## v10
// PCPU
module PCPU(
	input clock,
	input enable,
	input reset,
	input start,
	input [15:0] d_datain,
	input [15:0] i_datain,
	input [3:0] select_y,
	output wire [7:0] d_addr,
	output wire [15:0] d_dataout,
	output wire d_we,
	output wire [7:0] i_addr,
	output reg [15:0] y
);
Size: ~280 flip-flops, about 89 I/O pins, roughly 0.026 sq mm of cells after synthesis.
Settings: LEC_CHECK=0, CAP_MARGIN=40, CORE_MARGIN=2, CORE_UTILIZATION=72, CTS_CLUSTER_SIZE=35, PLACE_DENSITY=0.65, SETUP_SLACK_MARGIN=0.68, SLEW_MARGIN=20; clock period 3.59 ns.
run.sh (not shown) runs the stock make flow with config.mk's settings and CLKGATE_MAP_FILE=.
For v10, the flow was terminated by a tool error in 5_1_grt and produced no final design.
## Diff of input files: v13 against v10
- PLACE_DENSITY: 0.65 -> unset
- CORE_UTILIZATION: 72 -> 40
- CTS_CLUSTER_SIZE: 35 -> unset
- SETUP_SLACK_MARGIN: 0.68 -> unset
- CAP_MARGIN: 40 -> 20
- the clock period (ns, I/O delays scaled along): 3.59 -> 5.5
## What came out
- v13: all stages complete, timing, DRC and antenna checks passed
- Compared with v10, in v13 floorplan utilization dropped 32 points; total die size increased by about 80% relative to the old numbers.
- Compared v13 vs v10, and level count of the clock H-tree is up in v13.
- Diff v10 -> v13 | horizontal extent of the die | increase of 33%
The following lists how v36 was set up differently from v13:
- swapping 40 for 59 in CORE_UTILIZATION
- putting CORE_ASPECT_RATIO at 1.75 where nothing was set
- swapping 5.5 for 2.95 in the clock period (ns, I/O delays scaled along)
### Flow results
- v36 got as far as 5_1_grt, where a tool error ended the run.
- v13 completed; timing, DRC and antenna clean
- Between v13 and v36, number of buffers inserted during clock tree synthesis decreased.
- On v36: post-place setup slack is 1.68 ns lower than what v13 gave.
- Looking at die area across both flows, v36 is the stronger of the two, with v13 trailing.
- The horizontal die size in v36 is 0.63 times that in v13.
> inputs changed (v36 -> v21)
- CELL_PAD_IN_SITES_GLOBAL_PLACEMENT: unset -> 2
- GPL_TIMING_DRIVEN: unset -> 0
- CELL_PAD_IN_SITES_DETAIL_PLACEMENT: unset -> 2
- ABC_AREA: unset -> 1
- SETUP_SLACK_MARGIN: unset -> 0.82
- the clock period (ns, I/O delays scaled along): 2.95 -> 3.22
==> results <==
- Status: post-synthesis adder-cell area fraction parity (v36, v21)
- Chip area in the Yosys report ended up 1.8% lower on v21 than on v36.
- Flow for v21 halted at 3_1_place_gp_skip_io, error code GPL-0301.
- v36 terminated abnormally: 5_1_grt reported GRT-0116.
- Between v21 and v36, it is v21 whose number of nets at floorplan is higher, by 24%.
- Going from v36 to v21, post-synthesis simple-gate area fraction went up 12 points, synthesized area moved down, number of standard-cell rows in the floorplan decreased 1.
For v29, these inputs were changed with respect to v21:
- removing CELL_PAD_IN_SITES_DETAIL_PLACEMENT (formerly 2)
- removing ABC_AREA (formerly 1)
- removing GPL_TIMING_DRIVEN (formerly 0)
- removing CORE_ASPECT_RATIO (formerly 1.75)
- removing CELL_PAD_IN_SITES_GLOBAL_PLACEMENT (formerly 2)
- changing CORE_UTILIZATION from 59 to 52
- removing SETUP_SLACK_MARGIN (formerly 0.82)
- changing the clock period (ns, I/O delays scaled along) from 3.22 to 5.21
Results
No stage failed in v29, and the final checks on the layout all came back clean.
Between v29 and v21, the fraction of synthesized cell area in xor and xnor cells is higher for v29.
From v21 to v29 the numbers moved as follows: initial standard-cell utilization of the core dropped 6.9 points; share of synthesized area occupied by flip-flops and latches went down 0.49 points.


Starting RTL as in the previous note.
make LEC_CHECK=0 CAP_MARGIN=20 CELL_PAD_IN_SITES_DETAIL_PLACEMENT=0 CELL_PAD_IN_SITES_GLOBAL_PLACEMENT=0 CORE_ASPECT_RATIO=1.19 CORE_MARGIN=2 CORE_UTILIZATION=61 CTS_CLUSTER_SIZE=44 GPL_ROUTABILITY_DRIVEN=0 GPL_TIMING_DRIVEN=1 HOLD_SLACK_MARGIN=0.13 MAX_ROUTING_LAYER=met4 PLACE_DENSITY_LB_ADDON=0.01 SETUP_SLACK_MARGIN=0.52 SLEW_MARGIN=5 finish   # period 1.77 ns
The baseline did not get past global routing, error GRT-0116.
Next try:
- CELL_PAD_IN_SITES_DETAIL_PLACEMENT: 0 -> 2
- CELL_PAD_IN_SITES_GLOBAL_PLACEMENT: 0 -> 1
- CORE_ASPECT_RATIO: 1.19 -> default
- CORE_MARGIN: 2 -> 10
- CORE_UTILIZATION: 61 -> 55
- CTS_CLUSTER_SIZE: 44 -> default
- HOLD_SLACK_MARGIN: 0.13 -> default
- MAX_ROUTING_LAYER: met4 -> default
- PLACE_DENSITY_LB_ADDON: 0.01 -> default
- SETUP_SLACK_MARGIN: 0.52 -> default
- SLEW_MARGIN: 5 -> 20
- clock period: 1.77 -> 5.5 ns (I/O delays scaled with it)
Result:
- With this change the flow aborted during detailed placement
- synthesized cell count does not change
- die size rises by 27%
- synthesized area stays the same
Next try:
- CORE_UTILIZATION: 55 -> 70
- CTS_CLUSTER_DIAMETER: default -> 381
- GPL_ROUTABILITY_DRIVEN: 0 -> 1
Outcome:
- The new run failed in global placement without I/O
- die size went down by 20%
- synthesized cell count is unchanged
- area after synthesis does not change
Next try:
- CELL_PAD_IN_SITES_GLOBAL_PLACEMENT: 1 -> default
- CORE_ASPECT_RATIO: default -> 1.75
- CORE_MARGIN: 10 -> 2
- CORE_UTILIZATION: 70 -> 59
- CTS_CLUSTER_DIAMETER: 381 -> default
- GPL_ROUTABILITY_DRIVEN: 1 -> default
- GPL_TIMING_DRIVEN: 1 -> 0
- clock period: 5.5 -> 3.22 ns (I/O delays scaled with it)
With this change the flow failed in detailed placement.
Area after synthesis is unchanged.
Die size came out higher slightly.
Synthesized cell count is unchanged.
